== v57 ==
// Mips_Processor
module Mips_Processor (
    input             clk,
    input             rst,
    output     [15:0] mem_addr,
    output            mem_wr,
    output     [15:0] mem_wdata,
    input      [15:0] mem_rdata,
    output reg        wb_we,
    output reg [3:0]  wb_rd,
    output reg [15:0] wb_data
);
    localparam OP_ADD  = 4'd0,  OP_ADDM = 4'd1,  OP_SUB = 4'd2,  OP_ADDI = 4'd3;
    localparam OP_MUL  = 4'd4,  OP_AND  = 4'd5,  OP_SHL = 4'd6,  OP_LW   = 4'd7;
    localparam OP_LWI  = 4'd8,  OP_SW   = 4'd9,  OP_SWI = 4'd10, OP_CLR  = 4'd11;
    localparam OP_LI   = 4'd12, OP_CMP  = 4'd13, OP_BNE = 4'd14, OP_J    = 4'd15;
    reg  [15:0] pc;
    reg         ifid_valid;
    reg  [15:0] ifid_instr, ifid_pcp2;
    reg         idex_valid;
    reg  [3:0]  idex_op, idex_r1, idex_r2;
    reg  [15:0] idex_v1, idex_v2, idex_imm;
    reg         exmem_valid;
    reg  [3:0]  exmem_op, exmem_rd;
    reg  [15:0] exmem_res, exmem_s;
    reg         exmem_phase;
    reg  [15:0] sr, hi, lo;
    reg  [15:0] rf [0:15];
    function writes_reg(input [3:0] op);
  ...
For scale: roughly 3,700 cells after synthesis, about 460 flip-flops, about 72 I/O pins, about 36,000 um^2 of cells after synthesis.
Settings: LEC_CHECK=0, CAP_MARGIN=20, CORE_MARGIN=2, CORE_UTILIZATION=64, MAX_ROUTING_LAYER=met4, PLACE_DENSITY=0.6, SLEW_MARGIN=20; clock period 7.53 ns.
run.sh (not shown) runs the stock make flow with config.mk's settings and CLKGATE_MAP_FILE=.
Nothing crashed in v57 and all stages finished; the problem is that the final layout failed, the offending checks being negative setup slack.
Here is what was changed in the inputs of v43 compared with v57.
# v57
export LEC_CHECK = 0
export CAP_MARGIN = 20
export CORE_MARGIN = 2
export CORE_UTILIZATION = 64
export MAX_ROUTING_LAYER = met4
export PLACE_DENSITY = 0.6
export SLEW_MARGIN = 20
create_clock -name core_clock -period 7.53 [get_ports {clk}]
# v43
export LEC_CHECK = 0
export ABC_AREA = 1
export CAP_MARGIN = 5
export CORE_MARGIN = 2
export CORE_UTILIZATION = 69
export CTS_CLUSTER_SIZE = 97
export PLACE_DENSITY = 0.38
export SLEW_MARGIN = 20
export TNS_END_PERCENT = 10
create_clock -name core_clock -period 8.53 [get_ports {clk}]
Of v57 and v43, only v43 finishes the flow clean. Compared to v57, v43 has clock insertion delay at the later pin of the skew report 0.02 ns lower. Higher minimum hold slack among v43 and v57: v57. Looking at portion of netlist area occupied by mux cells, v43 sits below v57. Going from v57 to v43, cell area after technology mapping grows by about 0.6%.
Here is what was changed in the inputs of v55 compared with v43.
# v43
export LEC_CHECK = 0
export ABC_AREA = 1
export CAP_MARGIN = 5
export CORE_MARGIN = 2
export CORE_UTILIZATION = 69
export CTS_CLUSTER_SIZE = 97
export PLACE_DENSITY = 0.38
export SLEW_MARGIN = 20
export TNS_END_PERCENT = 10
create_clock -name core_clock -period 8.53 [get_ports {clk}]
# v55
export LEC_CHECK = 0
export CAP_MARGIN = 20
export CORE_ASPECT_RATIO = 1.04
export CORE_MARGIN = 2
export CORE_UTILIZATION = 70
export CTS_CLUSTER_DIAMETER = 342
export CTS_CLUSTER_SIZE = 24
export GPL_ROUTABILITY_DRIVEN = 1
export GPL_TIMING_DRIVEN = 1
export PLACE_DENSITY = 0.65
export SETUP_SLACK_MARGIN = 0.05
export SLEW_MARGIN = 25
export TNS_END_PERCENT = 100
create_clock -name core_clock -period 6.23 [get_ports {clk}]
Notes after the runs:
Across v43 and v55, a clean result was obtained everywhere but in v55. What the final checks of v55 revealed, after a flow that finished every stage, was a layout that fails on negative setup slack. Run comparison: v43 destination of the critical timing path hi[13]; v55 destination of the critical timing path hi[15]. Compared to v43, the routing of v55 uses more wire. v55 against v43: wire length of the first global-routing pass increased by 7.7% relative to the old numbers.

---

Setup of red:
Mips_Processor again, from the RTL that the note above started with.
## Mips_Processor
module Mips_Processor (
    input             clk,
    input             rst,
    output     [15:0] mem_addr,
    output            mem_wr,
    output     [15:0] mem_wdata,
    input      [15:0] mem_rdata,
    output reg        wb_we,
    output reg [3:0]  wb_rd,
    output reg [15:0] wb_data
);
clock: 11.0 ns
lec_check: 0
cap_margin: 20
core_margin: 3
core_utilization: 40
gpl_routability_driven: 0
gpl_timing_driven: 0
slew_margin: 20
#### Input delta (blue over red)
# red
export LEC_CHECK = 0
export CAP_MARGIN = 20
export CORE_MARGIN = 3
export CORE_UTILIZATION = 40
export GPL_ROUTABILITY_DRIVEN = 0
export GPL_TIMING_DRIVEN = 0
export SLEW_MARGIN = 20
create_clock -name core_clock -period 11.0 [get_ports {clk}]
# blue
export LEC_CHECK = 0
export CAP_MARGIN = 20
export CORE_MARGIN = 2
export CORE_UTILIZATION = 60
export SLEW_MARGIN = 20
create_clock -name core_clock -period 7.4 [get_ports {clk}]
[summary]
- blue finished all stages; however, its layout fails the closing checks, the failures being negative setup slack.
- Number of cells on the critical path (blue vs. red) decreases by a few percent
- Post-synthesis async set-or-reset flop share delta (red -> blue): insignificant
- [compare] base=red new=blue: fmax rose 30%; sequential fraction of total cell area fell 2.5 points; utilization rose 28 points; number of global-route vias before repair rose about 9%.
diff inputs: blue => green
# blue
export LEC_CHECK = 0
export CAP_MARGIN = 20
export CORE_MARGIN = 2
export CORE_UTILIZATION = 60
export SLEW_MARGIN = 20
create_clock -name core_clock -period 7.4 [get_ports {clk}]
# green
export LEC_CHECK = 0
export CAP_MARGIN = 20
export CORE_MARGIN = 2
export CORE_UTILIZATION = 40
export PLACE_DENSITY = 0.6
export SLEW_MARGIN = 20
create_clock -name core_clock -period 17.9 [get_ports {clk}]
==> comparison <==
The final layout from green, which completed every stage, passed the timing, design-rule and antenna checks at the end of the flow.
[compare] base=blue new=green: count of cell instances traversed by the critical path lower; standard cell core area grew by 30000 µm².
Lower antenna diode count among green and blue: blue
The highest net fanout along the worst path number comes out higher for green vs blue.
The number of buffers inserted by post-CTS setup repair of green is lower than that of blue.
Changes in orange relative to green:
# green
export LEC_CHECK = 0
export CAP_MARGIN = 20
export CORE_MARGIN = 2
export CORE_UTILIZATION = 40
export PLACE_DENSITY = 0.6
export SLEW_MARGIN = 20
create_clock -name core_clock -period 17.9 [get_ports {clk}]
# orange
export LEC_CHECK = 0
export CAP_MARGIN = 20
export CORE_MARGIN = 2
export CORE_UTILIZATION = 72
export CTS_CLUSTER_SIZE = 50
export MAX_ROUTING_LAYER = met4
export PLACE_DENSITY = 0.65
export SLEW_MARGIN = 20
create_clock -name core_clock -period 7.53 [get_ports {clk}]
[summary]
- The flow ended early for orange: it failed with a tool error in global routing.
- Taking green as the reference, in orange detailed placer's ending HPWL went up by 8.6%, number of gates given a new drive strength after cts went up by 141, buffer count from post-CTS setup fixing shows an increase of 49, placer congestion estimate +about 13%, y dimension of the die moved down.
- green → orange: xor-xnor portion of the synthesized cell area now sits at about the same level; total CTS buffers now sits lower; synthesized area per cell now sits at about the same level.
- Taking green as the reference, in orange area inside the core boundary moved down, chip area moved down, post-place instance area moved up.

---

The RTL this note starts from:
==> flow/design.v <==
module Mips_Processor (
    input             clk,
    input             rst,
    output     [15:0] mem_addr,
    output            mem_wr,
    output     [15:0] mem_wdata,
    input      [15:0] mem_rdata,
    output reg        wb_we,
    output reg [3:0]  wb_rd,
    output reg [15:0] wb_data
);
    localparam OP_ADD  = 4'd0,  OP_ADDM = 4'd1,  OP_SUB = 4'd2,  OP_ADDI = 4'd3;
    localparam OP_MUL  = 4'd4,  OP_AND  = 4'd5,  OP_SHL = 4'd6,  OP_LW   = 4'd7;
    localparam OP_LWI  = 4'd8,  OP_SW   = 4'd9,  OP_SWI = 4'd10, OP_CLR  = 4'd11;
    localparam OP_LI   = 4'd12, OP_CMP  = 4'd13, OP_BNE = 4'd14, OP_J    = 4'd15;
    reg  [15:0] pc;
    reg         ifid_valid;
    reg  [15:0] ifid_instr, ifid_pcp2;
    reg         idex_valid;
    reg  [3:0]  idex_op, idex_r1, idex_r2;
    reg  [15:0] idex_v1, idex_v2, idex_imm;
    reg         exmem_valid;
    reg  [3:0]  exmem_op, exmem_rd;
    reg  [15:0] exmem_res, exmem_s;
    reg         exmem_phase;
    reg  [15:0] sr, hi, lo;
    reg  [15:0] rf [0:15];
    function writes_reg(input [3:0] op);
        writes_reg = (op == OP_ADD) || (op == OP_ADDM) || (op == OP_SUB) || (op == OP_ADDI) ||
                     (op == OP_AND) || (op == OP_SHL) || (op == OP_LW) || (op == OP_LWI) ||
                     (op == OP_CLR) || (op == OP_LI);
    endfunction
    function uses_ba(input [3:0] op);
        uses_ba = (op == OP_ADDM) || (op == OP_LW) || (op == OP_LWI) || (op == OP_SW) || (op == OP_SWI);
    endfunction
    function uses_mem(input [3:0] op);
        uses_mem = uses_ba(op);
    endfunction
    function is_load(input [3:0] op);
        is_load = (op == OP_ADDM) || (op == OP_LW) || (op == OP_LWI);
    endfunction
    function b_is_reg(input [3:0] op);
        b_is_reg = (op == OP_ADD) || (op == OP_SUB) || (op == OP_MUL) || (op == OP_AND) || (op == OP_CMP);
    endfunction
    function b_shifted(input [3:0] op);
        b_shifted = (op == OP_ADDM) || (op == OP_LW) || (op == OP_LI);
    endfunction
    function real_rd(input [3:0] r);
        real_rd = (r != 4'd0) && (r != 4'd9) && (r != 4'd12) && (r != 4'd13);
    endfunction
    wire mem_port   = exmem_valid && uses_mem(exmem_op);
    wire two_phase  = (exmem_op == OP_LWI) || (exmem_op == OP_SWI);
    wire stall_mem  = exmem_valid && two_phase && !exmem_phase;
    wire [15:0] data_addr = exmem_res;
    assign mem_addr  = mem_port ? data_addr : pc;
    assign mem_wr    = exmem_valid && ((exmem_op == OP_SW) || (exmem_op == OP_SWI && exmem_phase));
    assign mem_wdata = exmem_s;
    reg [15:0] mem_result;
    always @* begin
        case (exmem_op)
            OP_ADDM:       mem_result = exmem_s + mem_rdata;
            OP_LW, OP_LWI: mem_result = mem_rdata;
            default:       mem_result = exmem_res;
        endcase
    end
    wire mem_we       = exmem_valid && writes_reg(exmem_op) && !stall_mem;
    wire mem_fwd_ok   = exmem_valid && writes_reg(exmem_op) && !is_load(exmem_op) && real_rd(exmem_rd);
    wire wb_real      = wb_we && real_rd(wb_rd);
    function [15:0] fwd(input [3:0] r, input [15:0] v);
        if (mem_fwd_ok && exmem_rd == r)
            fwd = exmem_res;
        else if (wb_real && wb_rd == r)
            fwd = wb_data;
        else
            fwd = v;
    endfunction
    wire [15:0] f1 = fwd(idex_r1, idex_v1);
    wire [15:0] f2 = fwd(idex_r2, idex_v2);
    wire [15:0] ex_a = uses_ba(idex_op) ? f2 : f1;
    wire [15:0] ex_b = b_is_reg(idex_op) ? f2 : idex_imm;
    wire [16:0] ex_diff = {1'b0, ex_a} + {1'b0, ~ex_b} + 17'd1;
    wire        ex_eq   = (ex_a == ex_b);
    wire [31:0] ex_prod = ex_a * ex_b;
    wire [15:0] ex_shl  = (ex_b[15:4] != 12'd0) ? 16'd0 : (ex_a << ex_b[3:0]);
    reg [15:0] ex_res;
    always @* begin
        case (idex_op)
            OP_SUB:  ex_res = ex_diff[15:0];
            OP_AND:  ex_res = ex_a & ex_b;
            OP_SHL:  ex_res = ex_shl;
            OP_CLR:  ex_res = 16'd0;
            OP_LI:   ex_res = ex_b;
            default: ex_res = ex_a + ex_b;
        endcase
    end
    wire [15:0] ex_sr = {ex_eq, ex_diff[15], ex_diff[16],
                         (ex_a[15] != ex_b[15]) && (ex_diff[15] != ex_a[15]), 12'd0};
    wire [3:0]  id_op = ifid_instr[15:12];
    wire [3:0]  id_r1 = ifid_instr[11:8];
    wire [3:0]  id_r2 = uses_ba(id_op) ? 4'd10 : ifid_instr[7:4];
    wire [15:0] id_sx = {{8{ifid_instr[7]}}, ifid_instr[7:0]};
    wire [15:0] id_imm = b_shifted(id_op) ? {id_sx[14:0], 1'b0} : id_sx;
    function [15:0] rd_reg(input [3:0] r);
        if (r == 4'd0)
            rd_reg = 16'd0;
        else if (r == 4'd9)
            rd_reg = sr;
        else if (r == 4'd12)
            rd_reg = hi;
        else if (r == 4'd13)
            rd_reg = lo;
        else if (wb_real && wb_rd == r)
            rd_reg = wb_data;
        else
            rd_reg = rf[r];
    endfunction
    wire id_reads1 = ifid_valid && (id_op != OP_LI) && (id_op != OP_CLR) && (id_op != OP_BNE) &&
                     (id_op != OP_J) && (!uses_ba(id_op) || id_op == OP_ADDM || id_op == OP_SW || id_op == OP_SWI);
    wire id_reads2 = ifid_valid && (b_is_reg(id_op) || uses_ba(id_op));
    wire ex_load   = idex_valid && writes_reg(idex_op) && is_load(idex_op);
    wire load_use  = ex_load && ((id_reads1 && id_r1 == idex_r1) || (id_reads2 && id_r2 == idex_r1));
    function spec_hit(input [3:0] r);
        spec_hit = idex_valid && (((idex_op == OP_CMP) && r == 4'd9) ||
                                  ((idex_op == OP_MUL) && (r == 4'd12 || r == 4'd13)));
    endfunction
    wire spec_use  = (id_reads1 && spec_hit(id_r1)) || (id_reads2 && spec_hit(id_r2));
    wire stall_id  = load_use || spec_use;
    wire id_go     = ifid_valid && !stall_mem && !stall_id;
    wire ex_cmp    = idex_valid && (idex_op == OP_CMP);
    wire br_taken  = ifid_valid && (id_op == OP_BNE) && (ex_cmp ? !ex_eq : !sr[15]);
    wire redirect  = id_go && (br_taken || id_op == OP_J);
    wire [15:0] br_target = ifid_pcp2 + {id_sx[14:0], 1'b0};
    wire [15:0] j_target  = {ifid_pcp2[15:13], ifid_instr[11:0], 1'b0};
    wire fetch    = !mem_port;                  
    wire if_hold  = stall_mem || (ifid_valid && stall_id);
    wire [15:0] pcp2 = pc + 16'd2;
    integer i;
    always @(posedge clk) begin
        if (rst) begin
            pc <= 16'd0;
            ifid_valid <= 1'b0;
            idex_valid <= 1'b0;
            exmem_valid <= 1'b0;
            exmem_phase <= 1'b0;
            wb_we <= 1'b0;
            sr <= 16'd0;
            hi <= 16'd0;
            lo <= 16'd0;
            for (i = 0; i < 16; i = i + 1)
                rf[i] <= 16'd0;
        end else begin
            if (wb_real)
                rf[wb_rd] <= wb_data;
            wb_we   <= mem_we;
            wb_rd   <= exmem_rd;
            wb_data <= mem_result;
            if (stall_mem) begin
                exmem_phase <= 1'b1;
                exmem_res   <= mem_rdata;
                idex_v1     <= f1;
                idex_v2     <= f2;
            end else begin
                exmem_valid <= idex_valid && (idex_op != OP_BNE) && (idex_op != OP_J);
                exmem_op    <= idex_op;
                exmem_rd    <= idex_r1;
                exmem_res   <= ex_res;
                exmem_s     <= f1;
                exmem_phase <= 1'b0;
                if (idex_valid && idex_op == OP_CMP)
                    sr <= ex_sr;
                if (idex_valid && idex_op == OP_MUL) begin
                    hi <= ex_prod[31:16];
                    lo <= ex_prod[15:0];
                end
                idex_valid <= id_go;
                idex_op    <= id_op;
                idex_r1    <= id_r1;
                idex_r2    <= id_r2;
                idex_v1    <= rd_reg(id_r1);
                idex_v2    <= rd_reg(id_r2);
                idex_imm   <= id_imm;
            end
            if (redirect) begin
                pc <= (id_op == OP_J) ? j_target : br_target;
                ifid_valid <= 1'b0;
            end else if (!if_hold) begin
                if (fetch) begin
                    pc <= pcp2;
                    ifid_valid <= 1'b1;
                    ifid_instr <= mem_rdata;
                    ifid_pcp2  <= pcp2;
                end else begin
                    ifid_valid <= 1'b0;
                end
            end
        end
    end
endmodule
export LEC_CHECK = 0
export CAP_MARGIN = 20
export CORE_MARGIN = 2
export CORE_UTILIZATION = 40
export PLACE_DENSITY = 0.6
export SETUP_SLACK_MARGIN = 0.24
export SLEW_MARGIN = 20
create_clock -name core_clock -period 10.4 [get_ports {clk}]
The starting point produced a clean layout.
==> next run, changes <==
--- a/flow/config.mk
+++ b/flow/config.mk
@@ -7,7 +7,9 @@
 export LEC_CHECK = 0
+export ABC_AREA = 1
 export CAP_MARGIN = 20
 export CORE_MARGIN = 2
-export CORE_UTILIZATION = 40
+export CORE_UTILIZATION = 64
+export MAX_ROUTING_LAYER = met4
 export PLACE_DENSITY = 0.6
-export SETUP_SLACK_MARGIN = 0.24
 export SLEW_MARGIN = 20
+export TNS_END_PERCENT = 5
==> flow/constraint.sdc (replaced) <==
create_clock -name core_clock -period 6.81 [get_ports {clk}]
set_input_delay 1.3620 -clock core_clock [delete_from_list [all_inputs] [get_ports {clk}]]
set_output_delay 1.3620 -clock core_clock [all_outputs]
set_load 0.01 [all_outputs]
The changed run reached the layout checks and failed them: setup timing.
Global-route usage rises by 20 points.
Final area rises by 6.8%.
Worst setup slack loses 1.3 ns.
Routed wire length rises by 6.6%.
Worst hold slack loses 0.047 ns.
Via count rises by 22%.
Area after synthesis rises by 0.58%.
Sequential share of layout area falls by 2.1 points.
Die size falls by 37%.
